== JK ==
==> flow/design.v (excerpt) <==
module maxfinder(clk, rst, start, x1, x2, x3, x4, eps, done, result);
clock: 6.22 ns
lec_check: 0
cap_margin: 20
core_aspect_ratio: 0.88
core_margin: 2
core_utilization: 72
cts_cluster_diameter: 370
cts_cluster_size: 46
place_density_lb_addon: 0.0
setup_slack_margin: 1.83
slew_margin: 20
run.sh (not shown) runs the stock make flow with config.mk's settings and CLKGATE_MAP_FILE=.
For MS, these inputs were changed with respect to JK:
Settings: CTS_CLUSTER_SIZE: 46 -> unset; PLACE_DENSITY_LB_ADDON: 0.0 -> unset; CORE_ASPECT_RATIO: 0.88 -> unset; SETUP_SLACK_MARGIN: 1.83 -> unset; CORE_UTILIZATION: 72 -> 40; CTS_CLUSTER_DIAMETER: 370 -> unset; the clock period (ns, I/O delays scaled along): 6.22 -> 6.57.
[summary]
MS vs. JK: final cell count climbed about 6%; sum of routed wire length over all layers shrank by 6500 µm. The run showing the greater die extent in x is MS. From MS to JK, parity-gate share of the synthesized area counting xor and xnor cells did not move at all. Total via count in the routed design delta (MS − JK): favourable. In MS, the number of rows created at floorplan came out 42% above the value in JK. MS finished all stages; the layout is clean. What JK reported for core area has to be multiplied by 1.8 to get the figure for MS. Part of the total power dissipated in combinational logic: MS < JK.

========
Setup of run A:
maxfinder again, from the RTL that the note above started with.
Settings: LEC_CHECK=0, CAP_MARGIN=30, CELL_PAD_IN_SITES_GLOBAL_PLACEMENT=0, CORE_ASPECT_RATIO=1.75, CORE_MARGIN=2, CORE_UTILIZATION=72, CTS_CLUSTER_DIAMETER=48, GPL_ROUTABILITY_DRIVEN=1, MAX_ROUTING_LAYER=met5, MIN_ROUTING_LAYER=met1, PLACE_DENSITY_LB_ADDON=0.19, SLEW_MARGIN=20, TNS_END_PERCENT=10; clock period 5.33 ns.
What the final checks of run A revealed, after a flow that finished every stage, was a layout that fails on setup timing.
Edits applied to the flow inputs when going from run A to run B:
- swapping 48 for 26 in CTS_CLUSTER_DIAMETER
- clearing CELL_PAD_IN_SITES_GLOBAL_PLACEMENT, which used to be 0
- clearing MAX_ROUTING_LAYER, which used to be met5
- swapping 30 for 20 in CAP_MARGIN
- clearing MIN_ROUTING_LAYER, which used to be met1
- clearing CORE_ASPECT_RATIO, which used to be 1.75
- putting ABC_AREA at 1 where nothing was set
- clearing TNS_END_PERCENT, which used to be 10
- clearing GPL_ROUTABILITY_DRIVEN, which used to be 1
- putting SETUP_SLACK_MARGIN at 1.48 where nothing was set
- swapping 5.33 for 6.06 in the clock period (ns, I/O delays scaled along)
--- outcome ---
Run B closes out successfully: all stages finished, all timing, DRC and antenna checks passed. Setup slack | run B above run A. Lower critical path depth was reported by run B, not run A. Cmp run B vs run A: growth of design area from synthesis to finish higher in run B. Max portion of total power attributed to combinational logic across run A and run B: run B. Summary of run B over run A: worst hold slack increased 0.013 ns; number of buffers inserted to repair setup after CTS grew by 53; die outline height saw a decrease. Run comparison: run A capturing instance or port of the critical path datapath.my_x1.reg0.out; run B capturing instance or port of the critical path datapath.my_x3.reg1.out. A slowest cell on the critical path of sky130_fd_sc_hd__a2111oi_2 is what run A shows, while sky130_fd_sc_hd__fa_2 belongs to run B. Compared run B vs run A, and chip area in the Yosys report is up in run B. Run B vs run A: mux contribution to synthesized area down in run B.
### run B -> run C
- a change of CORE_UTILIZATION from 72 to 46
- a deleted ABC_AREA that had been 1
- a deleted SETUP_SLACK_MARGIN that had been 1.48
- a deleted PLACE_DENSITY_LB_ADDON that had been 0.19
- a deleted CTS_CLUSTER_DIAMETER that had been 26
- a change of the clock period (ns, I/O delays scaled along) from 6.06 to 6.57
Results
- Delta (run C minus run B): total power fell by 0.0021 W, overall routed net length fell by 16000 µm, critical path depth rose by 1, area taken by flip-flops and latches fell by 1.9%, post-synthesis cell type count rose by 17.
- Final-layout clock buffer total in run C is 1 above run B.
- Relative to run B, fraction of met1 tracks used by global routing has decreased by 17 points in run C.
Relative to run C, the following input files were edited for run D:
- CORE_UTILIZATION: 46 -> 72
- PLACE_DENSITY_LB_ADDON: unset -> 0.19
- ABC_AREA: unset -> 1
- the clock period (ns, I/O delays scaled along): 6.57 -> 6.06
Findings:
Run D: no failed stages, no open violations at the end. Delta (run D minus run C): first-pass GRT wire length grew by 1.6%, count of nets left with antenna violations after detail routing held steady, number of vias in the routed layout grew by 8.3%. Run comparison: run C uppermost layer routed met4; run D uppermost layer routed met5. Run D ended up with a higher combinational share of power than run C did. Diff run C -> run D: die height saw a decrease, initial core utilization saw an increase, clock share of power saw a decrease, area growth from synthesis to layout saw a decrease. From run C to run D the numbers moved as follows: internal reg-to-reg setup slack moved down, detailed placement HPWL moved down, cell area after layout moved down.

========
maxfinder again, from the RTL that the note above started with.
clock: 4.88 ns
lec_check: 0
cap_margin: 20
core_aspect_ratio: 0.88
core_margin: 2
core_utilization: 72
cts_cluster_diameter: 370
cts_cluster_size: 46
place_density_lb_addon: 0.0
setup_slack_margin: -0.35
slew_margin: 20
The starting point reached the layout checks and failed them: negative setup slack.
==> next run, changes <==
==> flow/config.mk (replaced) <==
export PLATFORM = sky130hd
export DESIGN_NAME = maxfinder
export DESIGN_NICKNAME = maxfinder
export VERILOG_FILES = /design/flow/design.v
export SDC_FILE = /design/flow/constraint.sdc
export NUM_CORES = 4
export LEC_CHECK = 0
export CAP_MARGIN = 20
export CORE_MARGIN = 2
export CORE_UTILIZATION = 65
export SLEW_MARGIN = 20
==> flow/constraint.sdc (replaced) <==
create_clock -name core_clock -period 5.02 [get_ports {clk}]
set_input_delay 1.0040 -clock core_clock [delete_from_list [all_inputs] [get_ports {clk}]]
set_output_delay 1.0040 -clock core_clock [all_outputs]
set_load 0.01 [all_outputs]
After rerunning:
- The new run completed, yet does not pass: negative setup slack
- power goes down by 13%
- setup slack is better by 0.88 ns
- maximum frequency increases by 13%
- die size goes up by 10%
- clock-buffer cell count stays the same
- cell area came out lower by 0.93%
==> next run, changes <==
--- a/flow/config.mk
+++ b/flow/config.mk
@@ -6,6 +6,8 @@
 export NUM_CORES = 4
 export LEC_CHECK = 0
+export ABC_AREA = 1
 export CAP_MARGIN = 20
 export CORE_MARGIN = 2
-export CORE_UTILIZATION = 65
+export CORE_UTILIZATION = 68
+export CTS_CLUSTER_SIZE = 74
 export SLEW_MARGIN = 20
==> flow/constraint.sdc (replaced) <==
create_clock -name core_clock -period 5.01 [get_ports {clk}]
set_input_delay 1.0020 -clock core_clock [delete_from_list [all_inputs] [get_ports {clk}]]
set_output_delay 1.0020 -clock core_clock [all_outputs]
set_load 0.01 [all_outputs]
The changed run completed and failed the layout checks on negative setup slack.
Register-to-register slack gets better by 0.54 ns.
Non-clock buffer count decreases by 20.
Wire length went up by 5.7%.
Clock skew barely changes.
Worst hold slack is better by 0.012 ns.
Area after synthesis rose by about 0.33%.
Synthesized cell count rose by 11%.
==> next run, changes <==
--- a/flow/config.mk
+++ b/flow/config.mk
@@ -7,7 +7,10 @@
 export LEC_CHECK = 0
 export ABC_AREA = 1
-export CAP_MARGIN = 20
+export CAP_MARGIN = 5
 export CORE_MARGIN = 2
-export CORE_UTILIZATION = 68
+export CORE_UTILIZATION = 72
+export CTS_CLUSTER_DIAMETER = 236
 export CTS_CLUSTER_SIZE = 74
+export HOLD_SLACK_MARGIN = 0.07
+export PLACE_DENSITY = 0.35
 export SLEW_MARGIN = 20
Outcome: The new run completed, yet does not pass: negative setup slack; critical path depth increases by 5; sequential power barely changes; cell area falls slightly; total power hardly moves.
Power is estimated from default activity; no workload was simulated.
